$ cat design/flow/run.sh
#!/bin/bash
# the make line also repeats each setting of config.mk as NAME=value (left out here)
make -C /OpenROAD-flow-scripts/flow DESIGN_CONFIG=/design/flow/config.mk WORK_HOME=/design/flow/orfs CLKGATE_MAP_FILE= finish
$ cat design/flow/config.mk
export PLATFORM = sky130hd
export DESIGN_NAME = apb_wrapper
export DESIGN_NICKNAME = apb_wrapper
export VERILOG_FILES = /design/flow/design.v
export SDC_FILE = /design/flow/constraint.sdc
export NUM_CORES = 4
export LEC_CHECK = 0
export ABC_AREA = 0
export CAP_MARGIN = 15
export CELL_PAD_IN_SITES_DETAIL_PLACEMENT = 1
export CELL_PAD_IN_SITES_GLOBAL_PLACEMENT = 2
export CORE_MARGIN = 2
export CORE_UTILIZATION = 70
export CTS_CLUSTER_SIZE = 16
export GPL_ROUTABILITY_DRIVEN = 0
export GPL_TIMING_DRIVEN = 1
export MIN_ROUTING_LAYER = met2
export SETUP_SLACK_MARGIN = 0.25
export SLEW_MARGIN = 10
export TNS_END_PERCENT = 95
$ cat design/flow/constraint.sdc
create_clock -name core_clock -period 4.24 [get_ports {pclk}]
set_input_delay 0.8480 -clock core_clock [delete_from_list [all_inputs] [get_ports {pclk}]]
set_output_delay 0.8480 -clock core_clock [all_outputs]
set_load 0.01 [all_outputs]
$ cat design/flow/design.v
`timescale 1ns / 1ps
module apb_master#(parameter addr_width =5 , data_width = 16) (
    input bit pclk,                   
    input bit preset_n,               
    input logic pready,               
    input logic transfer,             
    input logic [data_width - 1 : 0] prdata,  
    input logic [addr_width - 1 : 0] apb_paddr,  
    input logic [data_width - 1 : 0] apb_pwdata,  
    input logic apb_control,          
    output logic [addr_width - 1 : 0] paddr,  
    output logic pselx,               
    output bit penable,               
    output logic pwrite,              
    output logic [data_width - 1 : 0] pwdata,  
    output logic [data_width / 8 - 1 : 0] pstrb,  
    output logic [data_width - 1 : 0] apb_prdata  
);
localparam logic [2:0] idle   = 3'b001;  
localparam logic [2:0] setup  = 3'b010;  
localparam logic [2:0] access = 3'b100;  
logic [2:0] present_state, next_state;   
logic [data_width - 1 : 0] temp_apb_prdata;
always_ff @(posedge pclk, negedge preset_n) begin
    if (!preset_n)
        present_state <= idle;       
    else
        present_state <= next_state;  
end
always_comb begin
    case (present_state)
        idle: begin
            if (transfer) begin
                next_state = setup;
            end else begin
                next_state = idle;
            end
        end
        setup: begin
            if (transfer) begin 
                next_state = access;
            end else begin
                next_state = idle;
            end
        end
        access: begin
            if (pready == 'b1) begin
                next_state = idle;
            end else begin
                next_state = access;  
            end
        end
        default: next_state = idle;   
    endcase
end
always_comb begin
    case (present_state)
        idle: begin
            pselx   = 'b0;   
            penable = 'b0;   
        end
        setup: begin
            pselx   = 'b1;   
            penable = 'b0;   
        end
        access: begin
            pselx   = 'b1;   
            penable = 'b1;   
        end
        default: begin
            pselx   = 'b0;
            penable = 'b0;
        end
    endcase
end           
always_comb begin
    if ((present_state == setup) || (present_state == access)) begin
        paddr = apb_paddr;  
        if (apb_control) begin  
            pwdata = apb_pwdata;
        end else begin  
            pwdata = 'b0;
        end
    end else begin  
        paddr = 'b0;
        pwdata = 'b0;
    end
end
always_ff @(posedge pclk, negedge preset_n) begin
    if (!preset_n) begin
        temp_apb_prdata <= '0;
    end else if (pready && !apb_control) begin
        temp_apb_prdata <= prdata;
    end
end
always_comb begin
    if (pwrite && pselx && penable) begin
        pstrb = {data_width / 8 {1'b1}};
    end else begin
        pstrb = 'b0;  
    end
end
assign pwrite = apb_control;
assign apb_prdata=temp_apb_prdata;
endmodule
`timescale 1ns / 1ps
module apb_slave#(
    parameter addr_width = 5,
    parameter data_width = 16
)(
    input  logic pclk,
    input  logic preset_n,
    input  logic pselx,
    input  logic penable,
    input  logic pwrite,
    input  logic [addr_width - 1 : 0] paddr,
    input  logic [data_width - 1 : 0] pwdata,
    output logic [data_width - 1 : 0] apb_spwdata,
    output logic [data_width - 1 : 0] prdata,
    output logic pready
);
    logic [data_width-1:0] mem [0:2**addr_width]; 
    typedef enum logic [1:0] {
        IDLE = 2'b00,
        SETUP = 2'b01,
        ACCESS = 2'b10
    } state_t;
    state_t present_state, next_state;
    always_ff @(posedge pclk or negedge preset_n) begin
        if (!preset_n)
            present_state <= IDLE;
        else
            present_state <= next_state;
    end 
    always_comb begin
        case (present_state)
            IDLE: begin
                if (pselx && !penable)  
                    next_state = SETUP;
                else
                    next_state = IDLE;
            end
            SETUP: begin
                if (pselx && penable)  
                    next_state = ACCESS;
                else
                    next_state = IDLE;
            end
            ACCESS: begin
                if (!pselx)  
                    next_state = IDLE;
                else
                    next_state = SETUP;  
            end
            default: next_state = IDLE;
        endcase
    end
    always_ff @(posedge pclk or negedge preset_n) begin
        if (!preset_n)
            pready <= 1'b0;
        else if (present_state == ACCESS)
            pready <= 1'b1;
        else
            pready <= 1'b0;
    end
    always_ff @(posedge pclk) begin
       if (pready && pwrite) begin
            mem[paddr] <= pwdata;
            apb_spwdata <= pwdata;
        end
    end
    always_ff @(posedge pclk) begin
        if (pready && !pwrite)
            prdata <= mem[paddr];
    end
endmodule
`timescale 1ns / 1ps
module apb_wrapper#(parameter addr_width = 5, data_width = 16)(
    input bit pclk,                   
    input bit preset_n,               
    input logic transfer,  
    input logic [addr_width - 1 : 0] apb_paddr,  
    input logic [data_width - 1 : 0] apb_pwdata,  
    input logic apb_control ,         
    output logic [data_width - 1 : 0] apb_spwdata,   
    output logic [data_width - 1 : 0] apb_prdata  
    );
    logic [addr_width-1:0] paddr;
    logic pselx;
    bit penable;
    logic pwrite;
    logic [data_width-1:0] pwdata;
    logic [data_width/8-1:0] pstrb; 
    logic                    pready;
    logic [data_width -1:0]  prdata;
    apb_master #(.addr_width(addr_width), .data_width(data_width)) DUT (
        .pclk(pclk),
        .preset_n(preset_n),
        .pready(pready),
        .transfer(transfer),
        .prdata(prdata),
        .apb_paddr(apb_paddr),
        .apb_pwdata(apb_pwdata),
        .apb_control(apb_control),
        .paddr(paddr),
        .pselx(pselx),
        .penable(penable),
        .pwrite(pwrite),
        .pwdata(pwdata),
        .pstrb(pstrb),
        .apb_prdata(apb_prdata)
    );
     apb_slave #(
        .addr_width(addr_width),
        .data_width(data_width)
    ) dut (
        .pclk       (pclk),
        .preset_n   (preset_n),
        .pselx      (pselx),
        .penable    (penable),
        .pwrite     (pwrite),
        .paddr      (paddr),
        .pwdata     (pwdata),
        .apb_spwdata(apb_spwdata),
        .prdata     (prdata),
        .pready     (pready)
    );
endmodule
==> results of run 1 <==
-- per-stage QoR --
| stage | cell area (µm²) | cells | hold WS (ns) | setup slack, ns | total power (µW) |
|---|---|---|---|---|---|
| floorplan | 21420 | 1221 | 0.3752 | 1.236 | 6490 |
| global placement | 23020 | 1703 | 0.3851 | 0.4235 | 6694 |
| detailed placement | 23020 | 1703 | 0.4207 | 0.2712 | 6725 |
==> results_dict.tcl, run 1 <==
# yosys + openroad results
set metrics [dict create \
    status "aborted with a tool error" \
    last-stage-reached "clock tree synthesis" \
    toolErrorMsg "[ERROR DPL-0033] detailed placement checks failed during check placement." \
    common_cells "sky130_fd_sc_hd__edfxtp_1 (544), sky130_fd_sc_hd__a22oi_1 (84), sky130_fd_sc_hd__nand2_1 (66), sky130_fd_sc_hd__nor2_1 (54), sky130_fd_sc_hd__mux2_2 (51)" \
    synth-edff-count 544 \
    synth_dominant_cell_count "sky130_fd_sc_hd__edfxtp_1" \
    numSynthFlops 567 \
    core_area_mm2 0.03035 \
    yosys_adder_share_pct 0 \
    row_count 64 \
    num_io_pins 57 \
    place_hpwl_mm 44.45 \
    synth_stat.cells 1221 \
    top_ff_cell_synth "sky130_fd_sc_hd__edfxtp_1" \
    yosysTopAreaCell "sky130_fd_sc_hd__edfxtp_1" \
    synthCells 1221 \
    die_width_um 178.9 \
    die-area_mm2 0.03201 \
    synthesis.area_mm2 0.02142 \
    post_synth_num_cell_types 64 \
    synthTopCellsByArea "sky130_fd_sc_hd__edfxtp_1 (76%), sky130_fd_sc_hd__a22oi_1 (2.9%), sky130_fd_sc_hd__mux2_2 (2.7%)" \
    ys_sh_xor_pct 0 \
    aoi_share_pct 9.669 \
    buffer_ports.inserted 56 \
    mux_share_pct 4.773 \
    synthArstFlopShare_pct 4.056 \
    mappedNetlistNets 1246 \
    yosys_warnings 2 \
    synth.yosys.chip_area_mm2 0.02142 \
    simple_gate_area_share_pct 4.867 \
    floorplan.initialDensity_pct 70.56 \
    dieHeight_um 178.9 \
    top_area_cell_type_share_of_the_netlist_area_pct 76.28 \
    synth.avg_cell_area_um2 17.54 \
    netlist_logic_family_top "AND-OR/OR-AND gates" \
    synth_seq_share_pct 78.98 \
]
==> inputs of run 2 (changes only) <==
Settings changed: ABC_AREA 0 to default, CAP_MARGIN 15 to 20, CELL_PAD_IN_SITES_DETAIL_PLACEMENT 1 to default, CELL_PAD_IN_SITES_GLOBAL_PLACEMENT 2 to default, CORE_UTILIZATION 70 to 67, CTS_CLUSTER_DIAMETER from default to 48, CTS_CLUSTER_SIZE 16 to default, GPL_ROUTABILITY_DRIVEN 0 to default, GPL_TIMING_DRIVEN 1 to default, MIN_ROUTING_LAYER met2 to default, PLACE_DENSITY from default to 0.6, SETUP_SLACK_MARGIN 0.25 to 0.68, SLEW_MARGIN 10 to 20, TNS_END_PERCENT 95 to 5.
Clock period 4.24 ns to 3.57 ns, I/O delays scaled along.
==> results_dict.tcl, run 2 <==
# place-and-route summary
set metrics [dict create \
    status "no timing/DRC/antenna violations" \
    grt_first_pass_wirelength_mm 82.97 \
    place_hpwl_mm 35.51 \
    timing_worst_setup_path_type "reg2reg" \
    drt-initial-drc-count 2083 \
    sequentialPower_uw 7290 \
    crit_buf_inv 2 \
    post-place-ws_ns 0.1827 \
    synth_seq_share_pct 78.98 \
    clock_tree.buffer_depth 3 \
    grt-ovfl-total 0 \
    post_synth_num_cell_types 64 \
    max_slew_margin_pct 25.26 \
    ys_sh_xor_pct 0 \
    rr_worst_depth 7 \
    timing.critical_path.required_ns 3.89 \
    power_leakage_uw 0.008954 \
    synthCells 1221 \
    num_io_pins 57 \
    row_count 65 \
    yosysTopAreaCell "sky130_fd_sc_hd__edfxtp_1" \
    share_seq_of_total_power_pct 54.6 \
    grt_start_max_net_pins 58 \
    timing.final.crit_share_pct 83.28 \
    grt_antenna_before_repair 0 \
    grt_util_all_layers_pct 34.79 \
    floorplan.initialDensity_pct 67.87 \
    critPathCapture "dut.prdata[15]$_DFFE_PP_" \
    timing.final.crit_period_ns 2.973 \
    synthTopCellsByArea "sky130_fd_sc_hd__edfxtp_1 (76%), sky130_fd_sc_hd__a22oi_1 (2.9%), sky130_fd_sc_hd__mux2_2 (2.7%)" \
    maxCapViolations 0 \
    route.detailed.vias_per_inst 7.037 \
    worstPathArrival_ns 3.30 \
    cp.depth 7 \
    numSynthFlops 567 \
    die-area_mm2 0.03341 \
    clk_latency_ns 0.59 \
    placed_cell_area_mm2 0.02314 \
    synth_dominant_cell_count "sky130_fd_sc_hd__edfxtp_1" \
    power-per-cell-area_mw_per_mm2 536.6 \
    antenna_violating_nets_post_route 0 \
    yosys_adder_share_pct 0 \
    vdd.ir_drop.worst_uv 535.7 \
    internal-power_uw 10510 \
    mux_share_pct 4.773 \
    buffer_ports.inserted 56 \
    simple_gate_area_share_pct 4.867 \
    die_width_um 182.8 \
    summed_area_of_non_filler_cells_in_the_final_layout_mm2 0.02485 \
    mappedNetlistNets 1246 \
    synth_stat.cells 1221 \
    finalSetupTns_ns 0 \
    maxSlewViolCount 0 \
    grt_setup_unrepaired "yes" \
    flop_area_mm2 0.01691 \
    r2r_setup_slack_ns 0.60 \
    common_cells "sky130_fd_sc_hd__edfxtp_1 (544), sky130_fd_sc_hd__a22oi_1 (84), sky130_fd_sc_hd__nand2_1 (66), sky130_fd_sc_hd__nor2_1 (54), sky130_fd_sc_hd__mux2_2 (51)" \
    part_of_the_power_in_combinational_logic_pct 4.2 \
    gp_routability_congestion 0.9181 \
    vias 12810 \
    finalWorstSetupSlack_ns 0.5967 \
    routedWlPerCell_um 31.41 \
    top_area_cell_type_share_of_the_netlist_area_pct 76.28 \
    fmax_ghz 0.3363 \
    critical_path.reg2reg.startpoint "DUT.present_state[2]$_DFF_PN0_" \
    cts_buffers 55 \
    slowest_delay_ns 0.64 \
    synthArstFlopShare_pct 4.056 \
    drt_wl_total_mm 57.17 \
    cts_hold_buf 0 \
    finalHoldViolations 0 \
    start_kind "flop" \
    log.warning_count 29 \
    hold_path_class "in2async" \
    total_number_of_h_tree_levels 2 \
    logic_area_mm2 0.004195 \
    route.detailed.drc 0 \
    instances_no_fill 1820 \
    worst_setup_startpoint "DUT.present_state[2]$_DFF_PN0_" \
    dieHeight_um 182.8 \
    area_growth_syn_to_layout_pct 16.05 \
    timing.critical_path.slowest_stage_cell "sky130_fd_sc_hd__a222oi_1" \
    clock_power_share_pct 41.1 \
    detail_route.first_pass.iterations 6 \
    antennaDiodeCount 0 \
    netlist_logic_family_top "AND-OR/OR-AND gates" \
    timing_worst_slew_pin_value_ns 1.112 \
    clkSinkCount 567 \
    net-switching-power_uw 2825 \
    fillerInstances 1717 \
    synth.yosys.chip_area_mm2 0.02142 \
    critical_path_peak_fanout 14 \
    grt_pass1_vias 12430 \
    numPlacedInstances 1720 \
    cpMostUsedCell "sky130_fd_sc_hd__buf_4" \
    worstPathCellList "buf_4 -> o21ai_4 -> nor2_2 -> buf_4 -> a222oi_1 -> o22ai_1 -> a211o_1" \
    setup_viol 0 \
    timing.rr.end "dut.prdata[15]$_DFFE_PP_" \
    core_area_mm2 0.03156 \
    crit_path_end_kind "flop" \
    sw_frac_of_total_pct 21.18 \
    synth.avg_cell_area_um2 17.54 \
    clockNetworkPower_uw 5480 \
    path_delay_family "AND-OR/OR-AND gates" \
    aoi_share_pct 9.669 \
    tritoncts "built" \
    final_core_utilization_pct 78.76 \
    yosys_warnings 2 \
    nets 1400 \
    p_comb_uw 566 \
    synthesis.area_mm2 0.02142 \
    top_ff_cell_synth "sky130_fd_sc_hd__edfxtp_1" \
    fin_skew_ns 0.02174 \
    clk_pin_slew_worst_paths_ns 0.06 \
    dominant_power_group "registers" \
    cts-root-buf "sky130_fd_sc_hd__clkbuf_16" \
    synth-edff-count 544 \
]
## run 2: metal layers
layer,wire length [µm],global-route usage (%),vias up
met5,0,0,-
met4,1630,9.728,0
met3,7406,6.990,127
met2,26430,53.78,1015
met1,21700,51.88,6362
li1,-,-,5303
## run 2: timing repair
action / CTS / global route
resized: 2 / 1
setup buffers: 0 / 0
endpoints found under the setup margin: 127 / 87
## run 2: metrics by stage
stage | power [µW] | hold WS [ns]
after floorplan | 7708 | 0.3752
after global placement | 7961 | 0.3824
after detailed placement | 7974 | 0.4041
after CTS | 13350 | 0.4194
after global routing | 13620 | 0.1314
final | 13340 | 0.1011
## run 2: area by class of cell
cell class | count | area share [%]
inverter | 3 | 0.04531
tap | 402 | 2.024
timing repair buffer | 171 | 6.132
multi-input combinational | 577 | 16.88
clock buffer | 75 | 6.081
clock inverter | 25 | 0.7853
sequential | 567 | 68.05
==> inputs of run 3 (changes only) <==
Settings changed: ABC_AREA from default to 1, CORE_UTILIZATION 67 to 72, CTS_CLUSTER_DIAMETER 48 to default, PLACE_DENSITY 0.6 to 0.39, SETUP_SLACK_MARGIN 0.68 to default, TNS_END_PERCENT 5 to default.
Clock period 3.57 ns to 4.33 ns, I/O delays scaled along.
==> results_dict.tcl, run 3 <==
# place-and-route summary
set metrics [dict create \
    grt-ovfl-total 0 \
    setup_viol 0 \
    rr_worst_depth 9 \
    grt_antenna_before_repair 0 \
    synth.avg_cell_area_um2 10.98 \
    number_of_buffers_inserted_to_repair_setup_after_cts 0 \
    timing_worst_setup_path_type "reg2reg" \
    synthTopCellsByArea "sky130_fd_sc_hd__edfxtp_1 (69%), sky130_fd_sc_hd__nand2_1 (9.6%), sky130_fd_sc_hd__nor2_1 (4.5%)" \
    timing.final.crit_period_ns 3.002 \
    clock_tree.buffer_depth 3 \
    vias 16820 \
    slowest_delay_ns 0.71 \
    cts_hold_buf 0 \
    die_width_um 185.3 \
    synth.yosys.chip_area_mm2 0.02365 \
    path_delay_family "simple AND/OR/NAND/NOR gates" \
    die-area_mm2 0.03432 \
    critical_path.reg2reg.startpoint "DUT.present_state[2]$_DFF_PN0_" \
    post_synth_num_cell_types 25 \
    synthCells 2154 \
    grt_start_max_net_pins 120 \
    timing.final.crit_share_pct 69.32 \
    antenna_violating_nets_post_route 0 \
    netlist_logic_family_top "simple AND/OR/NAND/NOR gates" \
    top_ff_cell_synth "sky130_fd_sc_hd__edfxtp_1" \
    sequentialPower_uw 6010 \
    core_area_mm2 0.03245 \
    p_comb_uw 699 \
    clockNetworkPower_uw 4720 \
    synth_stat.cells 2154 \
    clock_power_share_pct 41.3 \
    timing_worst_slew_pin_value_ns 0.9779 \
    timing.rr.end "dut.prdata[15]$_DFFE_PP_" \
    cts_buffers 54 \
    fin_skew_ns 0.02072 \
    ys_sh_xor_pct 0 \
    critPathCapture "dut.prdata[15]$_DFFE_PP_" \
    finalWorstSetupSlack_ns 1.328 \
    total_number_of_h_tree_levels 2 \
    worstPathCellList "o21ai_4 -> buf_12 -> nand2_1 -> nand3_1 -> o21ai_0 -> nor2_1 -> nand2_1 -> nand3_1 -> nand2_1" \
    drt_wl_total_mm 64.32 \
    part_of_the_power_in_combinational_logic_pct 6.1 \
    tritoncts "built" \
    dieHeight_um 185.3 \
    yosys_adder_share_pct 0 \
    route.detailed.drc 0 \
    simple_gate_area_share_pct 21.93 \
    worst_setup_startpoint "DUT.present_state[2]$_DFF_PN0_" \
    gp_routability_congestion 0.8670 \
    status "no timing/DRC/antenna violations" \
    crit_path_end_kind "flop" \
    power-per-cell-area_mw_per_mm2 427.0 \
    finalHoldWorstSlack_ns 0.2537 \
    cp.depth 9 \
    mappedNetlistNets 2179 \
    critical_path_peak_fanout 80 \
    max_slew_margin_pct 34.81 \
    clk_pin_slew_worst_paths_ns 0.06 \
    detail_route.first_pass.iterations 6 \
    synth_dominant_cell_count "sky130_fd_sc_hd__nand2_1" \
    synthesis.area_mm2 0.02365 \
    yosysTopAreaCell "sky130_fd_sc_hd__edfxtp_1" \
    numSynthFlops 567 \
    fmax_ghz 0.3332 \
    top_area_cell_type_share_of_the_netlist_area_pct 69.06 \
    synthArstFlopShare_pct 4.056 \
    area_growth_syn_to_layout_pct 13.11 \
    yosys_warnings 2 \
    share_seq_of_total_power_pct 52.6 \
    mux_share_pct 0 \
    power_leakage_uw 0.01043 \
    worstPathArrival_ns 3.32 \
    internal-power_uw 8929 \
    grt_pass1_vias 16020 \
    vdd.ir_drop.worst_uv 418.2 \
    post-place-ws_ns 0.9164 \
    grt_util_all_layers_pct 38.51 \
    drt-initial-drc-count 2534 \
    maxSlewViolCount 0 \
    r2r_setup_slack_ns 1.33 \
    finalSetupTns_ns 0 \
    finalHoldViolations 0 \
    clkSinkCount 567 \
    routedWlPerCell_um 23.69 \
    post_cts_resized 0 \
    nets 2254 \
    floorplan.initialDensity_pct 72.88 \
    grt_setup_unrepaired "no" \
    dominant_power_group "registers" \
    fillerInstances 1845 \
    clk_latency_ns 0.59 \
    cpMostUsedCell "sky130_fd_sc_hd__nand2_1" \
    num_io_pins 57 \
    log.warning_count 30 \
    common_cells "sky130_fd_sc_hd__nand2_1 (602), sky130_fd_sc_hd__edfxtp_1 (544), sky130_fd_sc_hd__nor2_1 (286), sky130_fd_sc_hd__inv_1 (212), sky130_fd_sc_hd__nand3_1 (206)" \
    maxCapViolations 0 \
    aoi_share_pct 0.9469 \
    antennaDiodeCount 0 \
    start_kind "flop" \
    cts-root-buf "sky130_fd_sc_hd__clkbuf_16" \
    timing.critical_path.required_ns 4.65 \
    sw_frac_of_total_pct 21.84 \
    route.detailed.vias_per_inst 6.195 \
    row_count 66 \
    buffer_ports.inserted 56 \
    net-switching-power_uw 2495 \
    hold_path_class "in2async" \
    place_hpwl_mm 36.71 \
    timing.critical_path.slowest_stage_cell "sky130_fd_sc_hd__o21ai_4" \
    crit_buf_inv 1 \
    synth-edff-count 544 \
    synth_seq_share_pct 71.51 \
    grt_first_pass_wirelength_mm 95.83 \
]
==> run 3: cell type report <==
class                   instances  area [µm²]  area share [%]
multi-input cells            1257        5485           20.50
well taps                     442       553.0           2.067
clock buffers                  71        1519           5.678
clock inverters                29       252.7          0.9447
repair buffers                135        1226           4.583
inverters                     214       803.3           3.003
flip-flops and latches        567       16910           63.22
==> run 3: routing by layer <==
metal | vias up | GRT usage [%] | part of all wire [%]
met5 | - | 0 | 0
met4 | 0 | 15.62 | 4.1
met3 | 180 | 7.904 | 14
met2 | 1289 | 59.39 | 46
met1 | 7955 | 54.67 | 36
li1 | 7396 | - | -
==> run 3: stage by stage <==
| stage | total power, µW | std cells | utilization (%) | cell area [µm²] |
|---|---|---|---|---|
| 5_1_grt | 11660 | 2715 | 82.44 | 26750 |
| 3_3_place_gp | 6781 | 2615 | 76.98 | 24980 |
| 2_1_floorplan | 6522 | 2154 | - | 23650 |
| 6_report | 11420 | 2715 | 82.44 | 26750 |
| 4_1_cts | 11400 | 2715 | 82.45 | 26760 |
| 3_5_place_dp | 6792 | 2615 | 76.99 | 24990 |
==> inputs of run 4 (changes only) <==
Settings changed: CAP_MARGIN 20 to 40, CTS_CLUSTER_DIAMETER from default to 379, CTS_CLUSTER_SIZE from default to 15, HOLD_SLACK_MARGIN from default to 0.29, PLACE_DENSITY 0.39 to default, PLACE_DENSITY_LB_ADDON from default to 0.11, SETUP_SLACK_MARGIN from default to -0.12.
Clock period 4.33 ns to 2.15 ns, I/O delays scaled along.
==> results_dict.tcl, run 4 <==
# place-and-route summary
set metrics [dict create \
    layout.failed_checks "negative setup slack" \
    clk_pin_slew_worst_paths_ns 0.07 \
    finalWorstSetupSlack_ns -0.3116 \
    route.detailed.drc 0 \
    synthCells 2154 \
    part_of_the_power_in_combinational_logic_pct 9.4 \
    dieHeight_um 185.3 \
    mappedNetlistNets 2179 \
    dominant_power_group "registers" \
    rr_worst_depth 12 \
    critical_path.reg2reg.startpoint "DUT.present_state[1]$_DFF_PN0_" \
    route.detailed.vias_per_inst 6.627 \
    synthArstFlopShare_pct 4.056 \
    ys_sh_xor_pct 0 \
    crit_path_end_kind "flop" \
    p_comb_uw 2020 \
    grt_pass1_vias 18090 \
    maxSlewViolCount 0 \
    sequentialPower_uw 12100 \
    total_number_of_h_tree_levels 2 \
    hold_path.startpoint "dut.present_state[1]$_DFF_PN0_" \
    die_width_um 185.3 \
    buffer_ports.inserted 56 \
    finalHoldViolations 0 \
    clock_power_share_pct 34.6 \
    grt-ovfl-total 0 \
    clockNetworkPower_uw 7450 \
    hold_path_class "reg2reg" \
    num_io_pins 57 \
    power-per-cell-area_mw_per_mm2 745.8 \
    post_synth_num_cell_types 25 \
    floorplan.initialDensity_pct 72.88 \
    status "complete, but fails checks" \
    power_leakage_uw 0.01140 \
    antenna_violating_nets_post_route 0 \
    detail_route.first_pass.iterations 9 \
    timing.critical_path.slowest_stage_cell "sky130_fd_sc_hd__dfrtp_1" \
    vdd.ir_drop.worst_uv 839.8 \
    timing_worst_setup_path_type "reg2reg" \
    cts-root-buf "sky130_fd_sc_hd__clkbuf_16" \
    timing.rr.end "dut.prdata[0]$_DFFE_PP_" \
    netlist_logic_family_top "simple AND/OR/NAND/NOR gates" \
    log.warning_count 28 \
    sw_frac_of_total_pct 23.09 \
    synth_dominant_cell_count "sky130_fd_sc_hd__nand2_1" \
    gp_routability_congestion 0.9357 \
    synth-edff-count 544 \
    cp.depth 12 \
    clkSinkCount 567 \
    numPlacedInstances 2757 \
    core_area_mm2 0.03245 \
    grt_first_pass_wirelength_mm 106.5 \
    worstPathArrival_ns 2.76 \
    cts_buffers 43 \
    timing_worst_slew_pin_value_ns 0.4969 \
    finalSetupTns_ns -23.72 \
    yosysTopAreaCell "sky130_fd_sc_hd__edfxtp_1" \
    hold_end "dut.pready$_DFF_PN0_" \
    numSynthFlops 567 \
    synth_seq_share_pct 71.51 \
    yosys_adder_share_pct 0 \
    net-switching-power_uw 4978 \
    grt_util_all_layers_pct 42.88 \
    routedWlPerCell_um 26.92 \
    vias 18920 \
    setup_viol 389 \
    grt_start_max_net_pins 59 \
    drt_wl_total_mm 76.85 \
    critPathCapture "dut.prdata[0]$_DFFE_PP_" \
    common_cells "sky130_fd_sc_hd__nand2_1 (602), sky130_fd_sc_hd__edfxtp_1 (544), sky130_fd_sc_hd__nor2_1 (286), sky130_fd_sc_hd__inv_1 (212), sky130_fd_sc_hd__nand3_1 (206)" \
    share_seq_of_total_power_pct 56.1 \
    slowest_delay_ns 0.43 \
    aoi_share_pct 0.9469 \
    crit_buf_inv 4 \
    tritoncts "built" \
    synthesis.area_mm2 0.02365 \
    area_growth_syn_to_layout_pct 22.24 \
    synth_stat.cells 2154 \
    yosys_warnings 2 \
    timing.final.crit_period_ns 2.462 \
    grt_setup_unrepaired "yes" \
    synth.avg_cell_area_um2 10.98 \
    instances_no_fill 2855 \
    worst_setup_startpoint "DUT.present_state[1]$_DFF_PN0_" \
    final_core_utilization_pct 89.09 \
    internal-power_uw 16580 \
    simple_gate_area_share_pct 21.93 \
    post-place-ws_ns -0.5903 \
    nets 2420 \
    cpMostUsedCell "sky130_fd_sc_hd__nand2_1" \
    fmax_ghz 0.4062 \
    critical_path_peak_fanout 16 \
    row_count 66 \
    place_hpwl_mm 43.62 \
    top_area_cell_type_share_of_the_netlist_area_pct 69.06 \
    fin_skew_ns 0.007974 \
    maxCapViolations 0 \
    path_delay_family "simple AND/OR/NAND/NOR gates" \
    max_slew_margin_pct 66.84 \
    timing.final.crit_share_pct 114.5 \
    synth.yosys.chip_area_mm2 0.02365 \
    timing.critical_path.required_ns 2.45 \
    clock_tree.buffer_depth 3 \
    r2r_setup_slack_ns -0.31 \
    cells_on_worst_hold_path 0 \
    start_kind "flop" \
    synthTopCellsByArea "sky130_fd_sc_hd__edfxtp_1 (69%), sky130_fd_sc_hd__nand2_1 (9.6%), sky130_fd_sc_hd__nor2_1 (4.5%)" \
    die-area_mm2 0.03432 \
    worstPathCellList "buf_12 -> o21ai_4 -> buf_12 -> buf_16 -> buf_4 -> nand2_1 -> o211ai_1 -> nand2_1 -> nor2_1 -> nor2_1 -> nor2_2 -> nand2_1" \
    top_ff_cell_synth "sky130_fd_sc_hd__edfxtp_1" \
    grt_antenna_before_repair 0 \
    mux_share_pct 0 \
    drt-initial-drc-count 3599 \
    clk_latency_ns 0.55 \
]
## run 4: area by class of cell
cell class	count	area, µm²
clock buffer	61	1186
antenna	1	2.502
sequential	567	16910
inverter	214	808.3
multi-input combinational	1257	5768
tap	442	553.0
fill	1337	3541
timing repair buffer	312	3676
clock inverter	1	5.005
## run 4: layer usage
metal | vias up | global-route usage (%) | part of all wire [%]
met2 | 2041 | 66.13 | 45
met1 | 8742 | 56.38 | 31
met3 | 424 | 12.05 | 17
met5 | - | 0 | 0
li1 | 7714 | - | -
met4 | 0 | 22.13 | 6.9
## run 4: repair_timing
item | CTS | global route
endpoints found under the hold margin | 21 | 0
setup buffers | 6 | 21
pin swaps | 3 | 14
hold buffers | 1 | 0
gates cloned | 3 | 10
resized | 20 | 79
endpoints found under the setup margin | 23 | 120
## run 4: through the flow
step / area [µm²] / power, µW / hold slack (ns)
final: 28910 / 21560 / 0.4195
after detailed placement: 26870 / 14000 / 0.3979
after floorplan: 23730 / 13140 / 0.1344
after global routing: 28910 / 21950 / 0.4377
after global placement: 26870 / 13950 / 0.3873
after CTS: 28280 / 21170 / 0.4132
==> inputs of run 5 (changes only) <==
Settings changed: ABC_AREA 1 to default, CAP_MARGIN 40 to 20, CELL_PAD_IN_SITES_DETAIL_PLACEMENT from default to 1, CELL_PAD_IN_SITES_GLOBAL_PLACEMENT from default to 3, CORE_UTILIZATION 72 to 49, CTS_CLUSTER_DIAMETER 379 to 163, CTS_CLUSTER_SIZE 15 to default, HOLD_SLACK_MARGIN 0.29 to default, MAX_ROUTING_LAYER from default to met4, PLACE_DENSITY from default to 0.69, PLACE_DENSITY_LB_ADDON 0.11 to default, SETUP_SLACK_MARGIN -0.12 to 0.68.
Clock period 2.15 ns to 3.35 ns, I/O delays scaled along.
==> results_dict.tcl, run 5 <==
# place-and-route summary
set metrics [dict create \
    yosys_warnings 2 \
    maxCapViolations 0 \
    mux_share_pct 4.773 \
    share_seq_of_total_power_pct 52.5 \
    nets 1442 \
    row_count 76 \
    hold_path.startpoint "dut.present_state[1]$_DFF_PN0_" \
    timing.critical_path.slowest_stage_cell "sky130_fd_sc_hd__dfrtp_2" \
    internal-power_uw 11660 \
    top_ff_cell_synth "sky130_fd_sc_hd__edfxtp_1" \
    finalHoldWorstSlack_ns 0.4123 \
    tritoncts "built" \
    maxSlewViolCount 0 \
    vdd.ir_drop.worst_uv 507.9 \
    drt-initial-drc-count 1295 \
    grt_start_max_net_pins 34 \
    cp.depth 7 \
    synth_seq_share_pct 78.98 \
    clock_tree.buffer_depth 3 \
    power_leakage_uw 0.009271 \
    max_slew_margin_pct 37.85 \
    aoi_share_pct 9.669 \
    grt_util_all_layers_pct 30.28 \
    synth_stat.cells 1221 \
    synthesis.area_mm2 0.02142 \
    buffer_ports.inserted 56 \
    synth.avg_cell_area_um2 17.54 \
    simple_gate_area_share_pct 4.867 \
    post_synth_num_cell_types 64 \
    start_kind "flop" \
    p_comb_uw 655 \
    synthCells 1221 \
    finalHoldViolations 0 \
    die_width_um 213.1 \
    place_hpwl_mm 41.83 \
    area_growth_syn_to_layout_pct 20.47 \
    netlist_logic_family_top "AND-OR/OR-AND gates" \
    sequentialPower_uw 7770 \
    final_total_pwr_uw 14780 \
    route.detailed.vias_per_inst 6.184 \
    total_number_of_h_tree_levels 2 \
    numSynthFlops 567 \
    summed_area_of_non_filler_cells_in_the_final_layout_mm2 0.02580 \
    worst_setup_startpoint "DUT.present_state[1]$_DFF_PN0_" \
    critical_path.reg2reg.startpoint "DUT.present_state[1]$_DFF_PN0_" \
    common_cells "sky130_fd_sc_hd__edfxtp_1 (544), sky130_fd_sc_hd__a22oi_1 (84), sky130_fd_sc_hd__nand2_1 (66), sky130_fd_sc_hd__nor2_1 (54), sky130_fd_sc_hd__mux2_2 (51)" \
    floorplan.initialDensity_pct 49.72 \
    timing.final.crit_period_ns 2.581 \
    yosysTopAreaCell "sky130_fd_sc_hd__edfxtp_1" \
    grt_pass1_vias 13040 \
    fillerInstances 3865 \
    instances_no_fill 2048 \
    antenna_violating_nets_post_route 0 \
    timing.rr.end "dut.prdata[3]$_DFFE_PP_" \
    post-place-ws_ns -0.03117 \
    clkSinkCount 567 \
    synth-edff-count 544 \
    dominant_power_group "registers" \
    dieHeight_um 213.1 \
    timing.final.crit_share_pct 77.05 \
    placed_cell_area_mm2 0.02388 \
    grt_first_pass_wirelength_mm 93.07 \
    synth_dominant_cell_count "sky130_fd_sc_hd__edfxtp_1" \
    synthArstFlopShare_pct 4.056 \
    cts_buffers 57 \
    crit_path_end_kind "flop" \
    timing.critical_path.required_ns 3.72 \
    detail_route.first_pass.iterations 7 \
    synthTopCellsByArea "sky130_fd_sc_hd__edfxtp_1 (76%), sky130_fd_sc_hd__a22oi_1 (2.9%), sky130_fd_sc_hd__mux2_2 (2.7%)" \
    hold_path_class "reg2reg" \
    ys_sh_xor_pct 0 \
    routedWlPerCell_um 31.88 \
    cts-root-buf "sky130_fd_sc_hd__clkbuf_16" \
    crit_buf_inv 2 \
    grt-ovfl-total 0 \
    grt_antenna_before_repair 1 \
    cells_on_worst_hold_path 0 \
    finalWorstSetupSlack_ns 0.7689 \
    top_area_cell_type_share_of_the_netlist_area_pct 76.28 \
    slowest_delay_ns 0.48 \
    grt_setup_unrepaired "no" \
    status "no timing/DRC/antenna violations" \
    worstPathCellList "buf_4 -> o21bai_4 -> nor2_4 -> buf_12 -> a2111oi_1 -> nand3_1 -> a221o_1" \
    vias 12660 \
    rr_worst_depth 7 \
    timing_worst_setup_path_type "reg2reg" \
    r2r_setup_slack_ns 0.77 \
    clk_pin_slew_worst_paths_ns 0.06 \
    fmax_ghz 0.3874 \
    clock_power_share_pct 43.0 \
    cts_hold_buf 0 \
    hold_end "dut.pready$_DFF_PN0_" \
    route.detailed.drc 0 \
    critPathCapture "dut.prdata[3]$_DFFE_PP_" \
    num_io_pins 57 \
    gp_routability_congestion 0.8390 \
    mappedNetlistNets 1246 \
    yosys_adder_share_pct 0 \
    worstPathArrival_ns 2.95 \
    path_delay_family "AND-OR/OR-AND gates" \
    clk_latency_ns 0.64 \
    power-per-cell-area_mw_per_mm2 573.0 \
    timing_worst_slew_pin_value_ns 0.9251 \
    critical_path_peak_fanout 25 \
    net-switching-power_uw 3118 \
    fin_skew_ns 0.02685 \
    setup_viol 0 \
    sw_frac_of_total_pct 21.09 \
    clockNetworkPower_uw 6360 \
    core_area_mm2 0.04308 \
    synth.yosys.chip_area_mm2 0.02142 \
    numPlacedInstances 1936 \
    part_of_the_power_in_combinational_logic_pct 4.4 \
    log.warning_count 29 \
    die-area_mm2 0.04539 \
    drt_wl_total_mm 65.28 \
]
-- run 5: area by class of cell --
class	instances	area, µm²	area share, %
clock inverter	27	305.3	1.183
multi-input combinational	577	4238	16.43
tap	585	732.0	2.837
clock buffer	77	1541	5.975
inverter	3	11.26	0.04365
sequential	567	16920	65.57
timing repair buffer	211	2052	7.954
antenna	1	2.502	0.009700
-- run 5: what timing repair did --
action / CTS / global route
gates resized: 7 / 1
pin swaps: 1 / 3
endpoints found under the setup margin: 398 / 5
buffers inserted: 0 / 7
-- run 5: layer usage --
metal  vias up  share of wire [%]  global-route usage [%]
met5         -                  0                       -
met4         0                2.8                   8.223
met3        96                5.3                   3.956
met2       453                 51                   50.81
met1      6723                 41                   39.17
li1       5392                  -                       -
-- run 5: stage by stage --
| step | utilization (%) | TNS, ns |
|---|---|---|
| final | 59.89 | 0 |
| after global routing | 59.88 | 0 |
| after CTS | 59.77 | 0 |
| after detailed placement | 55.44 | -0.03117 |
| after global placement | 55.44 | -0.03746 |
| after floorplan | - | 0 |
==> inputs of run 6 (changes only) <==
Settings changed: CELL_PAD_IN_SITES_DETAIL_PLACEMENT 1 to default, CELL_PAD_IN_SITES_GLOBAL_PLACEMENT 3 to default, CORE_UTILIZATION 49 to 67, CTS_CLUSTER_DIAMETER 163 to default, MAX_ROUTING_LAYER met4 to default, PLACE_DENSITY 0.69 to 0.43, SETUP_SLACK_MARGIN 0.68 to default.
Clock period 3.35 ns to 2.01 ns, I/O delays scaled along.
==> results_dict.tcl, run 6 <==
# place-and-route summary
set metrics [dict create \
    rr_worst_depth 7 \
    synth.avg_cell_area_um2 17.54 \
    p_comb_uw 1440 \
    synthesis.area_mm2 0.02142 \
    hold_path_class "in2async" \
    grt_start_max_net_pins 34 \
    clk_latency_ns 0.61 \
    numSynthFlops 567 \
    grt_util_all_layers_pct 38.23 \
    status "complete, but fails checks" \
    max_slew_margin_pct 58.48 \
    numPlacedInstances 1839 \
    finalWorstSetupSlack_ns -0.4051 \
    critical_path.reg2reg.startpoint "DUT.present_state[2]$_DFF_PN0_" \
    timing_worst_setup_path_type "reg2reg" \
    power-per-cell-area_mw_per_mm2 873.3 \
    yosys_warnings 2 \
    dominant_power_group "registers" \
    area_growth_syn_to_layout_pct 29.80 \
    timing.final.crit_period_ns 2.415 \
    timing.critical_path.slowest_stage_cell "sky130_fd_sc_hd__or4_1" \
    layout.failed_checks "negative setup slack" \
    grt_setup_unrepaired "yes" \
    routedWlPerCell_um 33.55 \
    grt_antenna_before_repair 2 \
    common_cells "sky130_fd_sc_hd__edfxtp_1 (544), sky130_fd_sc_hd__a22oi_1 (84), sky130_fd_sc_hd__nand2_1 (66), sky130_fd_sc_hd__nor2_1 (54), sky130_fd_sc_hd__mux2_2 (51)" \
    cp.depth 7 \
    path_delay_family "AND-OR/OR-AND gates" \
    mappedNetlistNets 1246 \
    setup_viol 144 \
    timing_worst_slew_pin_value_ns 0.6228 \
    route.detailed.drc 0 \
    ys_sh_xor_pct 0 \
    detail_route.first_pass.iterations 5 \
    synth_seq_share_pct 78.98 \
    cpMostUsedCell "sky130_fd_sc_hd__buf_12" \
    gp_routability_congestion 0.9489 \
    yosysTopAreaCell "sky130_fd_sc_hd__edfxtp_1" \
    clock_power_share_pct 40.8 \
    floorplan.initialDensity_pct 67.87 \
    placed_cell_area_mm2 0.02521 \
    timing.critical_path.required_ns 2.34 \
    r2r_setup_slack_ns -0.41 \
    critPathCapture "dut.prdata[6]$_DFFE_PP_" \
    row_count 65 \
    synth-edff-count 544 \
    net-switching-power_uw 5164 \
    crit_path_end_kind "flop" \
    clkSinkCount 567 \
    grt_pass1_vias 13580 \
    post_synth_num_cell_types 64 \
    clockNetworkPower_uw 9900 \
    log.warning_count 32 \
    maxCapViolations 0 \
    core_area_mm2 0.03156 \
    synthCells 1221 \
    worstPathArrival_ns 2.75 \
    cts_hold_buf 0 \
    die-area_mm2 0.03341 \
    power_leakage_uw 0.01005 \
    worst_setup_startpoint "DUT.present_state[2]$_DFF_PN0_" \
    drt-initial-drc-count 2679 \
    antenna_violating_nets_post_route 0 \
    share_seq_of_total_power_pct 53.3 \
    vias 14110 \
    top_ff_cell_synth "sky130_fd_sc_hd__edfxtp_1" \
    synth_stat.cells 1221 \
    buffer_ports.inserted 56 \
    sequentialPower_uw 12900 \
    part_of_the_power_in_combinational_logic_pct 5.9 \
    timing.rr.end "dut.prdata[6]$_DFFE_PP_" \
    instances_no_fill 1963 \
    total_number_of_h_tree_levels 2 \
    vdd.ir_drop.worst_uv 1099 \
    dieHeight_um 182.8 \
    simple_gate_area_share_pct 4.867 \
    finalHoldWorstSlack_ns 0.1701 \
    crit_buf_inv 2 \
    cts-root-buf "sky130_fd_sc_hd__clkbuf_16" \
    fin_skew_ns 0.04242 \
    maxSlewViolCount 0 \
    synthArstFlopShare_pct 4.056 \
    synth.yosys.chip_area_mm2 0.02142 \
    finalHoldViolations 0 \
    cts_buffers 52 \
    clk_pin_slew_worst_paths_ns 0.07 \
    fmax_ghz 0.4141 \
    synth_dominant_cell_count "sky130_fd_sc_hd__edfxtp_1" \
    yosys_adder_share_pct 0 \
    critical_path_peak_fanout 17 \
    route.detailed.vias_per_inst 7.190 \
    internal-power_uw 19110 \
    nets 1544 \
    slowest_delay_ns 0.49 \
    antennaDiodeCount 0 \
    mux_share_pct 4.773 \
    worstPathCellList "buf_12 -> o21a_4 -> buf_12 -> and3_1 -> a221oi_1 -> a31oi_1 -> or4_1" \
    tritoncts "built" \
    sw_frac_of_total_pct 21.27 \
    start_kind "flop" \
    aoi_share_pct 9.669 \
    die_width_um 182.8 \
    timing.final.crit_share_pct 120.2 \
    summed_area_of_non_filler_cells_in_the_final_layout_mm2 0.02780 \
    grt-ovfl-total 0 \
    drt_wl_total_mm 65.86 \
    fillerInstances 1261 \
    post-place-ws_ns -0.9197 \
    num_io_pins 57 \
    top_area_cell_type_share_of_the_netlist_area_pct 76.28 \
    place_hpwl_mm 39.32 \
    netlist_logic_family_top "AND-OR/OR-AND gates" \
    synthTopCellsByArea "sky130_fd_sc_hd__edfxtp_1 (76%), sky130_fd_sc_hd__a22oi_1 (2.9%), sky130_fd_sc_hd__mux2_2 (2.7%)" \
    grt_first_pass_wirelength_mm 89.96 \
    clock_tree.buffer_depth 3 \
]
## run 6: per-stage QoR
stage / setup TNS, ns / power (µW) / utilization, %
finish: -29.44 / 24280 / 88.09
global route: -36.13 / 24720 / 88.09
CTS: -24.47 / 24070 / 86.79
detailed placement: -280.58 / 14420 / 79.88
global placement: -275.37 / 14400 / 79.88
floorplan: -6.302 / 13730 / -
## run 6: layer usage
metal | track usage (%) | share of wire, % | vias to the layer above
li1 | - | - | 5617
met1 | 53.96 | 35 | 6938
met2 | 58.16 | 46 | 1350
met3 | 10.78 | 15 | 209
met4 | 14.30 | 4.4 | 0
met5 | 0 | 0 | -
## run 6: cell type report
type                    count  area [µm²]  area share [%]
clock inverters            36       339.1           1.220
well taps                 402       503.0           1.809
clock buffers              60        1353           4.866
inverters                   3       11.26         0.04051
repair buffers            316        3646           13.12
multi-input cells         579        5030           18.09
flip-flops and latches    567       16920           60.85
## run 6: repair_timing
action / CTS / global route
gates cloned: 3 / 2
pin swaps: 19 / 28
gates resized: 71 / 49
buffers inserted: 11 / 12
endpoints found under the setup margin: 625 / 336
==> inputs of run 7 (changes only) <==
Settings changed: ABC_AREA from default to 0, CAP_MARGIN 20 to 15, CELL_PAD_IN_SITES_DETAIL_PLACEMENT from default to 1, CELL_PAD_IN_SITES_GLOBAL_PLACEMENT from default to 2, CORE_MARGIN 2 to 8, CORE_UTILIZATION 67 to 70, CTS_CLUSTER_SIZE from default to 16, GPL_ROUTABILITY_DRIVEN from default to 1, GPL_TIMING_DRIVEN from default to 1, MAX_ROUTING_LAYER from default to met4, MIN_ROUTING_LAYER from default to met2, PLACE_DENSITY 0.43 to default, SETUP_SLACK_MARGIN from default to 0.25, SLEW_MARGIN 20 to 10, TNS_END_PERCENT from default to 95.
Clock period 2.01 ns to 4.24 ns, I/O delays scaled along.
==> results_dict.tcl, run 7 <==
# yosys + openroad results
set metrics [dict create \
    synthesis.area_mm2 0.02142 \
    synth_dominant_cell_count "sky130_fd_sc_hd__edfxtp_1" \
    simple_gate_area_share_pct 4.867 \
    num_io_pins 57 \
    synthCells 1221 \
    yosysTopAreaCell "sky130_fd_sc_hd__edfxtp_1" \
    synthTopCellsByArea "sky130_fd_sc_hd__edfxtp_1 (76%), sky130_fd_sc_hd__a22oi_1 (2.9%), sky130_fd_sc_hd__mux2_2 (2.7%)" \
    toolErrorMsg "[ERROR DPL-0033] detailed placement checks failed during check placement." \
    synthArstFlopShare_pct 4.056 \
    die-area_mm2 0.03645 \
    ys_sh_xor_pct 0 \
    synth.avg_cell_area_um2 17.54 \
    status "aborted with a tool error" \
    gp_routability_congestion 0.9839 \
    row_count 64 \
    top_area_cell_type_share_of_the_netlist_area_pct 76.28 \
    dieHeight_um 190.9 \
    place_hpwl_mm 45.50 \
    die_width_um 190.9 \
    synth_stat.cells 1221 \
    aoi_share_pct 9.669 \
    yosys_adder_share_pct 0 \
    netlist_logic_family_top "AND-OR/OR-AND gates" \
    floorplan.initialDensity_pct 70.56 \
    last-stage-reached "clock tree synthesis" \
    numSynthFlops 567 \
    common_cells "sky130_fd_sc_hd__edfxtp_1 (544), sky130_fd_sc_hd__a22oi_1 (84), sky130_fd_sc_hd__nand2_1 (66), sky130_fd_sc_hd__nor2_1 (54), sky130_fd_sc_hd__mux2_2 (51)" \
    synth.yosys.chip_area_mm2 0.02142 \
    synth_seq_share_pct 78.98 \
    post_synth_num_cell_types 64 \
    synth-edff-count 544 \
    buffer_ports.inserted 56 \
    yosys_warnings 2 \
    top_ff_cell_synth "sky130_fd_sc_hd__edfxtp_1" \
    core_area_mm2 0.03035 \
    mappedNetlistNets 1246 \
    mux_share_pct 4.773 \
    numPlacedInstances 1705 \
]
## run 7: metrics by stage
step / cell area, µm² / utilization [%] / hold WS, ns / worst slack (ns) / total power (µW)
detailed placement: 23010 / 75.80 / 0.4053 / 0.3667 / 6725
global placement: 23010 / 75.80 / 0.3813 / 0.4554 / 6688
floorplan: 21420 / - / 0.3752 / 1.236 / 6490
==> inputs of run 8 (changes only) <==
Settings changed: ABC_AREA 0 to 1, CAP_MARGIN 15 to 20, CELL_PAD_IN_SITES_DETAIL_PLACEMENT 1 to default, CELL_PAD_IN_SITES_GLOBAL_PLACEMENT 2 to default, CORE_MARGIN 8 to 2, CORE_UTILIZATION 70 to 67, CTS_CLUSTER_SIZE 16 to default, GPL_ROUTABILITY_DRIVEN 1 to default, GPL_TIMING_DRIVEN 1 to default, MAX_ROUTING_LAYER met4 to default, MIN_ROUTING_LAYER met2 to default, SETUP_SLACK_MARGIN 0.25 to default, SLEW_MARGIN 10 to 20, TNS_END_PERCENT 95 to default.
Clock period 4.24 ns to 2.24 ns, I/O delays scaled along.
==> results_dict.tcl, run 8 <==
# place-and-route summary
set metrics [dict create \
    status "complete, but fails checks" \
    layout.failed_checks "negative setup slack" \
    fillerInstances 1673 \
    timing_worst_slew_pin_value_ns 0.5028 \
    share_seq_of_total_power_pct 50.6 \
    slowest_delay_ns 0.42 \
    clock_tree.buffer_depth 3 \
    yosys_warnings 2 \
    part_of_the_power_in_combinational_logic_pct 7.9 \
    total_number_of_h_tree_levels 2 \
    vdd.ir_drop.worst_uv 910.1 \
    critPathCapture "dut.prdata[14]$_DFFE_PP_" \
    nets 2412 \
    grt_util_all_layers_pct 38.46 \
    clock_power_share_pct 41.5 \
    rr_worst_depth 13 \
    finalHoldViolations 0 \
    sw_frac_of_total_pct 22.51 \
    route.detailed.vias_per_inst 6.217 \
    simple_gate_area_share_pct 21.93 \
    row_count 68 \
    synth_stat.cells 2154 \
    synthArstFlopShare_pct 4.056 \
    flop_area_mm2 0.01691 \
    fin_skew_ns 0.02177 \
    p_comb_uw 1820 \
    crit_buf_inv 3 \
    post_synth_num_cell_types 25 \
    synthesis.area_mm2 0.02365 \
    timing.critical_path.required_ns 2.69 \
    die-area_mm2 0.03682 \
    timing.rr.end "dut.prdata[14]$_DFFE_PP_" \
    place_hpwl_mm 41.02 \
    antenna_violating_nets_post_route 0 \
    cts_buffers 55 \
    synth_seq_share_pct 71.51 \
    internal-power_uw 17800 \
    fmax_ghz 0.4259 \
    grt_first_pass_wirelength_mm 102.9 \
    floorplan.initialDensity_pct 68.30 \
    dieHeight_um 191.9 \
    synthTopCellsByArea "sky130_fd_sc_hd__edfxtp_1 (69%), sky130_fd_sc_hd__nand2_1 (9.6%), sky130_fd_sc_hd__nor2_1 (4.5%)" \
    common_cells "sky130_fd_sc_hd__nand2_1 (602), sky130_fd_sc_hd__edfxtp_1 (544), sky130_fd_sc_hd__nor2_1 (286), sky130_fd_sc_hd__inv_1 (212), sky130_fd_sc_hd__nand3_1 (206)" \
    grt_pass1_vias 17880 \
    grt_use_met1_pct 50.44 \
    synth-edff-count 544 \
    instances_no_fill 2888 \
    tritoncts "built" \
    critical_path.reg2reg.startpoint "DUT.present_state[2]$_DFF_PN0_" \
    cpMostUsedCell "sky130_fd_sc_hd__nand2_1" \
    cts-root-buf "sky130_fd_sc_hd__clkbuf_16" \
    finalWorstSetupSlack_ns -0.1082 \
    r2r_setup_slack_ns -0.11 \
    gr-max-usage-layer "met2" \
    numSynthFlops 567 \
    power_leakage_uw 0.01168 \
    maxSlewViolCount 0 \
    sequentialPower_uw 11600 \
    dominant_power_group "registers" \
    yosysTopAreaCell "sky130_fd_sc_hd__edfxtp_1" \
    cp.depth 13 \
    aoi_share_pct 0.9469 \
    clk_latency_ns 0.61 \
    synth_dominant_cell_count "sky130_fd_sc_hd__nand2_1" \
    start_kind "flop" \
    net-switching-power_uw 5169 \
    crit_path_end_kind "flop" \
    timing.final.crit_period_ns 2.348 \
    grt_antenna_before_repair 2 \
    clkSinkCount 567 \
    hold_path_class "in2async" \
    clk_pin_slew_worst_paths_ns 0.06 \
    critical_path_peak_fanout 15 \
    synth.avg_cell_area_um2 10.98 \
    cts_hold_buf 0 \
    met2_usage_pct 62.89 \
    synth.yosys.chip_area_mm2 0.02365 \
    antennaDiodeCount 0 \
    worst_setup_startpoint "DUT.present_state[2]$_DFF_PN0_" \
    worstPathCellList "buf_12 -> nor2_8 -> buf_6 -> nor2_4 -> buf_6 -> nand2_1 -> nor2_1 -> nand2_1 -> nand2_1 -> nor2_2 -> nand2_1 -> nand2_2 -> nand3_4" \
    power-per-cell-area_mw_per_mm2 770.9 \
    setup_viol 31 \
    top_ff_cell_synth "sky130_fd_sc_hd__edfxtp_1" \
    drt-initial-drc-count 2148 \
    num_io_pins 57 \
    numPlacedInstances 2752 \
    final_core_utilization_pct 86.03 \
    drt_wl_total_mm 71.00 \
    route.detailed.drc 0 \
    log.warning_count 30 \
    maxCapViolations 0 \
    grt_start_max_net_pins 50 \
    logic_area_mm2 0.005952 \
    die_width_um 191.9 \
    detail_route.first_pass.iterations 6 \
    worstPathArrival_ns 2.80 \
    synthCells 2154 \
    grt_setup_unrepaired "yes" \
    grt-ovfl-total 0 \
    max_slew_margin_pct 66.48 \
    mux_share_pct 0 \
    timing.critical_path.slowest_stage_cell "sky130_fd_sc_hd__dfrtp_1" \
    yosys_adder_share_pct 0 \
    gp_routability_congestion 0.8813 \
    core_area_mm2 0.03463 \
    grtUsageMet3_pct 7.400 \
    ys_sh_xor_pct 0 \
    buffer_ports.inserted 56 \
    timing.final.crit_share_pct 104.8 \
    timing_worst_setup_path_type "reg2reg" \
    vias 17960 \
    top_area_cell_type_share_of_the_netlist_area_pct 69.06 \
    path_delay_family "simple AND/OR/NAND/NOR gates" \
    routedWlPerCell_um 24.59 \
    clockNetworkPower_uw 9530 \
    netlist_logic_family_top "simple AND/OR/NAND/NOR gates" \
    mappedNetlistNets 2179 \
    area_growth_syn_to_layout_pct 25.96 \
]
run 8: layout make-up:
class,instances,share of cell area [%]
sequential,567,56.77
multi-input combinational,1257,19.98
timing repair buffer,292,12.43
clock buffer,71,4.926
inverter,214,2.734
tap,455,1.911
clock inverter,32,1.252
run 8: per-layer routing:
| layer | share of wire [%] | vias up |
|---|---|---|
| li1 | - | 7749 |
| met1 | 34 | 8502 |
| met2 | 48 | 1459 |
| met3 | 13 | 242 |
| met4 | 4.2 | 4 |
| met5 | 0.038 | - |
run 8: repair_timing:
| item | in CTS | in global routing |
|---|---|---|
| cloned | 6 | 6 |
| endpoints found under the setup margin | 191 | 277 |
| setup buffers | 11 | 12 |
| pin swaps | 4 | 39 |
| resized | 20 | 97 |
run 8: per-stage QoR:
| stage | setup slack (ns) | power [µW] | cell area [µm²] | setup TNS, ns | hold WS, ns |
|---|---|---|---|---|---|
| final | -0.1082 | 22970 | 29790 | -0.5404 | 0.2240 |
| after global routing | -0.1413 | 23440 | 29790 | -2.006 | 0.2471 |
| after CTS | -0.005855 | 22750 | 29310 | -0.005855 | 0.2203 |
| after detailed placement | -0.3666 | 13360 | 27080 | -122.62 | 0.4037 |
| after global placement | -0.3532 | 13320 | 27080 | -103.83 | 0.3883 |
| after floorplan | 0.02882 | 12620 | 23910 | 0 | 0.1524 |
==> inputs of run 9 (changes only) <==
Settings changed: CAP_MARGIN 20 to 0, CORE_ASPECT_RATIO from default to 0.72, CORE_UTILIZATION 67 to 72, CTS_CLUSTER_DIAMETER from default to 190, CTS_CLUSTER_SIZE from default to 14, HOLD_SLACK_MARGIN from default to 0.27.
Clock period 2.24 ns to 2.19 ns, I/O delays scaled along.
==> results_dict.tcl, run 9 <==
# place-and-route summary
set metrics [dict create \
    die-area_mm2 0.03434 \
    share_seq_of_total_power_pct 55.2 \
    yosys_warnings 2 \
    maxCapViolations 0 \
    fillerInstances 1223 \
    synthTopCellsByArea "sky130_fd_sc_hd__edfxtp_1 (69%), sky130_fd_sc_hd__nand2_1 (9.6%), sky130_fd_sc_hd__nor2_1 (4.5%)" \
    buffer_ports.inserted 56 \
    synth-edff-count 544 \
    grt_pass1_vias 16880 \
    log.warning_count 31 \
    hold_end "dut.pready$_DFF_PN0_" \
    clk_pin_slew_worst_paths_ns 0.07 \
    dieHeight_um 157.8 \
    drt_wl_total_mm 76.14 \
    area_growth_syn_to_layout_pct 24.54 \
    power-per-cell-area_mw_per_mm2 730.0 \
    synth_seq_share_pct 71.51 \
    core_area_mm2 0.03244 \
    place_hpwl_mm 39.86 \
    net-switching-power_uw 5021 \
    synth_stat.cells 2154 \
    finalHoldWorstSlack_ns 0.4211 \
    grt-ovfl-total 0 \
    post_synth_num_cell_types 25 \
    grt_start_max_net_pins 64 \
    part_of_the_power_in_combinational_logic_pct 9.4 \
    hold_path.startpoint "dut.present_state[1]$_DFF_PN0_" \
    clk_latency_ns 0.58 \
    timing_worst_setup_path_type "reg2reg" \
    synth_dominant_cell_count "sky130_fd_sc_hd__nand2_1" \
    nets 2409 \
    floorplan.initialDensity_pct 72.91 \
    layout.failed_checks "negative setup slack" \
    status "complete, but fails checks" \
    ys_sh_xor_pct 0 \
    critical_path_peak_fanout 35 \
    timing.final.crit_share_pct 105.3 \
    dominant_power_group "registers" \
    max_slew_margin_pct 35.39 \
    vdd.ir_drop.worst_uv 699.2 \
    start_kind "flop" \
    aoi_share_pct 0.9469 \
    r2r_setup_slack_ns -0.12 \
    p_comb_uw 2020 \
    top_area_cell_type_share_of_the_netlist_area_pct 69.06 \
    fin_skew_ns 0.02568 \
    slowest_delay_ns 0.48 \
    internal-power_uw 16480 \
    mux_share_pct 0 \
    num_io_pins 57 \
    maxSlewViolCount 0 \
    die_width_um 217.6 \
    worst_setup_startpoint "DUT.present_state[2]$_DFF_PN0_" \
    synth.avg_cell_area_um2 10.98 \
    timing.final.crit_period_ns 2.306 \
    route.detailed.vias_per_inst 6.592 \
    yosys_adder_share_pct 0 \
    critPathCapture "dut.prdata[12]$_DFFE_PP_" \
    worstPathCellList "nor2_8 -> buf_6 -> nor2_4 -> buf_12 -> nand4_1 -> nand2_1 -> nor2_2 -> nand2_1 -> nand2_4 -> nand2_1 -> inv_1 -> nand2_1" \
    path_delay_family "simple AND/OR/NAND/NOR gates" \
    common_cells "sky130_fd_sc_hd__nand2_1 (602), sky130_fd_sc_hd__edfxtp_1 (544), sky130_fd_sc_hd__nor2_1 (286), sky130_fd_sc_hd__inv_1 (212), sky130_fd_sc_hd__nand3_1 (206)" \
    critical_path.reg2reg.startpoint "DUT.present_state[2]$_DFF_PN0_" \
    cts-root-buf "sky130_fd_sc_hd__clkbuf_16" \
    grt_util_all_layers_pct 40.26 \
    timing_worst_slew_pin_value_ns 0.9691 \
    worstPathArrival_ns 2.62 \
    row_count 56 \
    placed_cell_area_mm2 0.02684 \
    clockNetworkPower_uw 7620 \
    grt_antenna_before_repair 4 \
    grt_first_pass_wirelength_mm 100.3 \
    synthesis.area_mm2 0.02365 \
    cpMostUsedCell "sky130_fd_sc_hd__nand2_1" \
    summed_area_of_non_filler_cells_in_the_final_layout_mm2 0.02946 \
    vias 18710 \
    finalWorstSetupSlack_ns -0.1162 \
    antenna_violating_nets_post_route 0 \
    crit_buf_inv 3 \
    synthCells 2154 \
    clkSinkCount 567 \
    synthArstFlopShare_pct 4.056 \
    routedWlPerCell_um 26.83 \
    gp_routability_congestion 0.9079 \
    numSynthFlops 567 \
    cp.depth 12 \
    total_number_of_h_tree_levels 2 \
    fmax_ghz 0.4336 \
    netlist_logic_family_top "simple AND/OR/NAND/NOR gates" \
    grt_setup_unrepaired "yes" \
    cells_on_worst_hold_path 0 \
    finalHoldViolations 0 \
    mappedNetlistNets 2179 \
    power_leakage_uw 0.01147 \
    synth.yosys.chip_area_mm2 0.02365 \
    simple_gate_area_share_pct 21.93 \
    yosysTopAreaCell "sky130_fd_sc_hd__edfxtp_1" \
    sw_frac_of_total_pct 23.35 \
    sequentialPower_uw 11900 \
    hold_path_class "reg2reg" \
    crit_path_end_kind "flop" \
    drt-initial-drc-count 3570 \
    setup_viol 28 \
    timing.critical_path.slowest_stage_cell "sky130_fd_sc_hd__dfrtp_2" \
    top_ff_cell_synth "sky130_fd_sc_hd__edfxtp_1" \
    timing.rr.end "dut.prdata[12]$_DFFE_PP_" \
    clock_power_share_pct 35.4 \
    route.detailed.drc 0 \
    detail_route.first_pass.iterations 7 \
    clock_tree.buffer_depth 3 \
    tritoncts "built" \
    timing.critical_path.required_ns 2.51 \
    rr_worst_depth 12 \
    cts_buffers 46 \
]
-- run 9: area by class of cell --
| type | instances | area (µm²) | share of cell area [%] |
|---|---|---|---|
| timing repair buffer | 297 | 3806 | 12.92 |
| multi-input combinational | 1258 | 6121 | 20.78 |
| tap | 435 | 544.3 | 1.848 |
| antenna | 1 | 2.502 | 0.008495 |
| inverter | 214 | 809.5 | 2.748 |
| sequential | 567 | 16920 | 57.43 |
| clock buffer | 64 | 1240 | 4.209 |
| clock inverter | 2 | 17.52 | 0.05947 |
-- run 9: per-layer routing --
layer | vias to the layer above | track usage (%) | wire length (µm) | share of wire (%)
met5 | - | 0 | 21 | 0.028
met1 | 8642 | 56.36 | 24520 | 32
met2 | 2007 | 61.50 | 34220 | 45
li1 | 7694 | - | - | -
met3 | 364 | 10.70 | 12950 | 17
met4 | 2 | 15.79 | 4438 | 5.8
-- run 9: timing repair --
action	CTS	global route
setup buffers	13	26
endpoints found under the setup margin	240	293
hold endpoints to repair	21	0
hold buffers	1	0
pin swaps	4	71
gates resized	19	160
gates cloned	2	19
-- run 9: through the flow --
step / TNS [ns] / power [µW] / std cells / worst slack (ns) / utilization [%]
finish: -0.7878 / 21500 / 2838 / -0.1162 / 90.80
global route: -1.638 / 21840 / 2837 / -0.1654 / 90.79
detailed placement: -128.79 / 13670 / 2711 / -0.4508 / 82.73
floorplan: -3.690 / 12910 / 2154 / -0.01118 / -
global placement: -121.12 / 13640 / 2711 / -0.4377 / 82.73
CTS: -0.003774 / 20980 / 2792 / -0.003774 / 87.33
==> inputs of run 10 (changes only) <==
Settings changed: ABC_AREA 1 to 0, CAP_MARGIN 0 to 20, CELL_PAD_IN_SITES_DETAIL_PLACEMENT from default to 1, CORE_ASPECT_RATIO 0.72 to default, CORE_UTILIZATION 72 to 70, CTS_CLUSTER_DIAMETER 190 to default, CTS_CLUSTER_SIZE 14 to 16, GPL_ROUTABILITY_DRIVEN from default to 0, GPL_TIMING_DRIVEN from default to 1, HOLD_SLACK_MARGIN 0.27 to default, MIN_ROUTING_LAYER from default to met2, SETUP_SLACK_MARGIN from default to 0.73, SLEW_MARGIN 20 to 10, TNS_END_PERCENT from default to 95.
Clock period 2.19 ns to 4.24 ns, I/O delays scaled along.
==> results_dict.tcl, run 10 <==
# yosys + openroad results
set metrics [dict create \
    row_count 64 \
    post-place-ws_ns 0.4592 \
    synth_dominant_cell_count "sky130_fd_sc_hd__edfxtp_1" \
    die-area_mm2 0.03201 \
    synthCells 1221 \
    synth.yosys.chip_area_mm2 0.02142 \
    numSynthFlops 567 \
    status "aborted with a tool error" \
    yosys_warnings 2 \
    place_hpwl_mm 43.53 \
    mappedNetlistNets 1246 \
    synthArstFlopShare_pct 4.056 \
    synth_stat.cells 1221 \
    num_io_pins 57 \
    yosysTopAreaCell "sky130_fd_sc_hd__edfxtp_1" \
    ys_sh_xor_pct 0 \
    die_width_um 178.9 \
    buffer_ports.inserted 56 \
    top_ff_cell_synth "sky130_fd_sc_hd__edfxtp_1" \
    synth-edff-count 544 \
    yosys_adder_share_pct 0 \
    common_cells "sky130_fd_sc_hd__edfxtp_1 (544), sky130_fd_sc_hd__a22oi_1 (84), sky130_fd_sc_hd__nand2_1 (66), sky130_fd_sc_hd__nor2_1 (54), sky130_fd_sc_hd__mux2_2 (51)" \
    synthesis.area_mm2 0.02142 \
    toolErrorMsg "[ERROR DPL-0033] detailed placement checks failed during check placement." \
    netlist_logic_family_top "AND-OR/OR-AND gates" \
    simple_gate_area_share_pct 4.867 \
    floorplan.initialDensity_pct 70.56 \
    aoi_share_pct 9.669 \
    dieHeight_um 178.9 \
    synthTopCellsByArea "sky130_fd_sc_hd__edfxtp_1 (76%), sky130_fd_sc_hd__a22oi_1 (2.9%), sky130_fd_sc_hd__mux2_2 (2.7%)" \
    post_synth_num_cell_types 64 \
    last-stage-reached "clock tree synthesis" \
    synth_seq_share_pct 78.98 \
    mux_share_pct 4.773 \
    core_area_mm2 0.03035 \
    synth.avg_cell_area_um2 17.54 \
    top_area_cell_type_share_of_the_netlist_area_pct 76.28 \
]
[run 10: stage by stage]
step	cell area, µm²	std cells
3_5_place_dp	22920	1692
2_1_floorplan	21420	1221
3_3_place_gp	22920	1692
Power figures rest on the tool's default switching activity, not on a simulated workload.
